==> flow/design.v <==
module ieee754multiplier (
    input logic clk, rst_n,
    input logic [31:0] a_i,
    input logic [31:0] b_i,
    input logic start_i,
    output logic done_o,
    output logic nan_o,
    output logic inifinit_o,
    output logic overflow_o,
    output logic underflow_o,
    output logic [31:0] product_o
);
typedef enum logic[1:0] {
    INITIAL_STATE = 2'b00,
    MULTIPLY_STEP = 2'b01,
    RESULT_VERIFICATION_STEP = 2'b10,
    DONE = 2'b11
} MULTIPLIER_FSM_STATE;
MULTIPLIER_FSM_STATE current_state;
logic [31:0] a_r, b_r;  
logic signal_a, signal_b;
logic [7:0] exponent_a, exponent_b;
logic [23:0] mantissa_a, mantissa_b;  
logic [47:0] mantissa_temp;
logic [9:0] exponent_temp;
logic [31:0] product_r;      
logic [1:0]  exponent_hi_r;  
always_comb begin : MULTIPLIER_COMB_BLOCK
    signal_a = a_r[31];  
    signal_b = b_r[31];  
    exponent_a = a_r[30:23];  
    exponent_b = b_r[30:23];  
    mantissa_a[23] = 1;
    mantissa_a[22:0] = a_r[22:0];   
    mantissa_b[23] = 1;
    mantissa_b[22:0] = b_r[22:0];   
    if (mantissa_a[22-:23] == 0 || mantissa_b[22-:23] == 0) begin  
        mantissa_temp = 0;  
        exponent_temp = 0;  
    end else begin
        mantissa_temp = mantissa_a * mantissa_b;  
        exponent_temp = exponent_a + exponent_b - 127;  
        if (mantissa_temp[47] == 1) begin  
            mantissa_temp = mantissa_temp >> 1;  
            exponent_temp = exponent_temp + 1;  
        end
    end
end
always_ff @(posedge clk, negedge rst_n) begin : MULTIPLIER_FF_BLOCK
    if(!rst_n) begin
        current_state <= INITIAL_STATE;
        a_r <= 32'b0;
        b_r <= 32'b0;
        product_r <= 32'b0;
        exponent_hi_r <= 2'b0;
        done_o <= 1'b0;
        nan_o <= 1'b0;
        inifinit_o <= 1'b0;
        overflow_o <= 1'b0;
        underflow_o <= 1'b0;
        product_o <= 32'b0;
    end else begin
        case (current_state)
            INITIAL_STATE, DONE: begin
                done_o <= 1'b0;
                if (start_i) begin
                    a_r <= a_i;
                    b_r <= b_i;
                    current_state <= MULTIPLY_STEP;
                end else begin
                    current_state <= INITIAL_STATE;
                end
            end
            MULTIPLY_STEP: begin
                product_r[31] <= signal_a ^ signal_b;  
                product_r[30:23] <= exponent_temp[7:0];  
                product_r[22:0] <= mantissa_temp[45:23];  
                exponent_hi_r <= exponent_temp[9:8];
                current_state <= RESULT_VERIFICATION_STEP;
            end
            RESULT_VERIFICATION_STEP: begin
                nan_o <= 1'b0;
                inifinit_o <= 1'b0;
                overflow_o <= 1'b0;
                underflow_o <= 1'b0;
                product_o <= product_r;
                if (product_r[30:23] == 8'hFF && product_r[22:0] != 23'b00) begin
                    nan_o <= 1'b1;
                    product_o <= 32'b00;
                end else if (product_r[30:23] == 8'b11111111 && product_r[22:0] == 23'b0) begin
                    inifinit_o <= 1'b1;
                end else if (exponent_hi_r[0] == 1'b1 || exponent_hi_r[1] == 1'b1) begin
                    overflow_o <= 1'b1;
                    product_o <= 32'h7FFFFFFF;
                end else if (product_r[30:23] == 8'b00000000) begin
                    underflow_o <= 1'b1;
                    product_o <= 32'b00;
                end
                done_o <= 1'b1;
                current_state <= DONE;
            end
        endcase
    end
end
endmodule
Settings: LEC_CHECK=0, ABC_AREA=1, CAP_MARGIN=20, CORE_MARGIN=2, CORE_UTILIZATION=65, CTS_CLUSTER_SIZE=95, SETUP_SLACK_MARGIN=1.03, SLEW_MARGIN=20, TNS_END_PERCENT=5; clock period 3.48 ns.
run.sh (not shown) runs the stock make flow with config.mk's settings and CLKGATE_MAP_FILE=.
The starting point finished with setup timing left.
==> next run, changes <==
--- a/flow/config.mk
+++ b/flow/config.mk
@@ -9,7 +9,7 @@
 export CAP_MARGIN = 20
 export CORE_MARGIN = 2
-export CORE_UTILIZATION = 65
+export CORE_UTILIZATION = 72
+export CTS_CLUSTER_DIAMETER = 370
 export CTS_CLUSTER_SIZE = 95
-export SETUP_SLACK_MARGIN = 1.03
+export PLACE_DENSITY = 0.39
 export SLEW_MARGIN = 20
-export TNS_END_PERCENT = 5
=>
- This time the run died in global routing (5_1_grt), error GRT-0232
- area after synthesis is unchanged
- die size is lower by 9.5%
- synthesized cell count is unchanged
==> next run, changes <==
==> flow/config.mk (replaced) <==
export PLATFORM = sky130hd
export DESIGN_NAME = ieee754multiplier
export DESIGN_NICKNAME = ieee754multiplier
export VERILOG_FILES = /design/flow/design.v
export SDC_FILE = /design/flow/constraint.sdc
export NUM_CORES = 4
export LEC_CHECK = 0
export CAP_MARGIN = 20
export CORE_MARGIN = 2
export CORE_UTILIZATION = 66
export SLEW_MARGIN = 20
==> flow/constraint.sdc (replaced) <==
create_clock -name core_clock -period 7.4 [get_ports {clk}]
set_input_delay 1.4800 -clock core_clock [delete_from_list [all_inputs] [get_ports {clk}]]
set_output_delay 1.4800 -clock core_clock [all_outputs]
set_load 0.01 [all_outputs]
Effect: With this change the flow completed without violations; synthesized cell count goes down by 24%; area after synthesis goes down by 6.6%; die area goes up by 1.9%.
==> next run, changes <==
--- a/flow/config.mk
+++ b/flow/config.mk
@@ -6,6 +6,9 @@
 export NUM_CORES = 4
 export LEC_CHECK = 0
+export ABC_AREA = 1
 export CAP_MARGIN = 20
 export CORE_MARGIN = 2
-export CORE_UTILIZATION = 66
+export CORE_UTILIZATION = 72
+export SETUP_SLACK_MARGIN = 0.44
 export SLEW_MARGIN = 20
+export TNS_END_PERCENT = 5
==> flow/constraint.sdc (replaced) <==
create_clock -name core_clock -period 5.04 [get_ports {clk}]
set_input_delay 1.0080 -clock core_clock [delete_from_list [all_inputs] [get_ports {clk}]]
set_output_delay 1.0080 -clock core_clock [all_outputs]
set_load 0.01 [all_outputs]
Result: The new run ended with an error in global routing (5_1_grt); synthesized cell count grows by 32%; die area shrinks by 1.8%; area after synthesis grows by 7.1%.
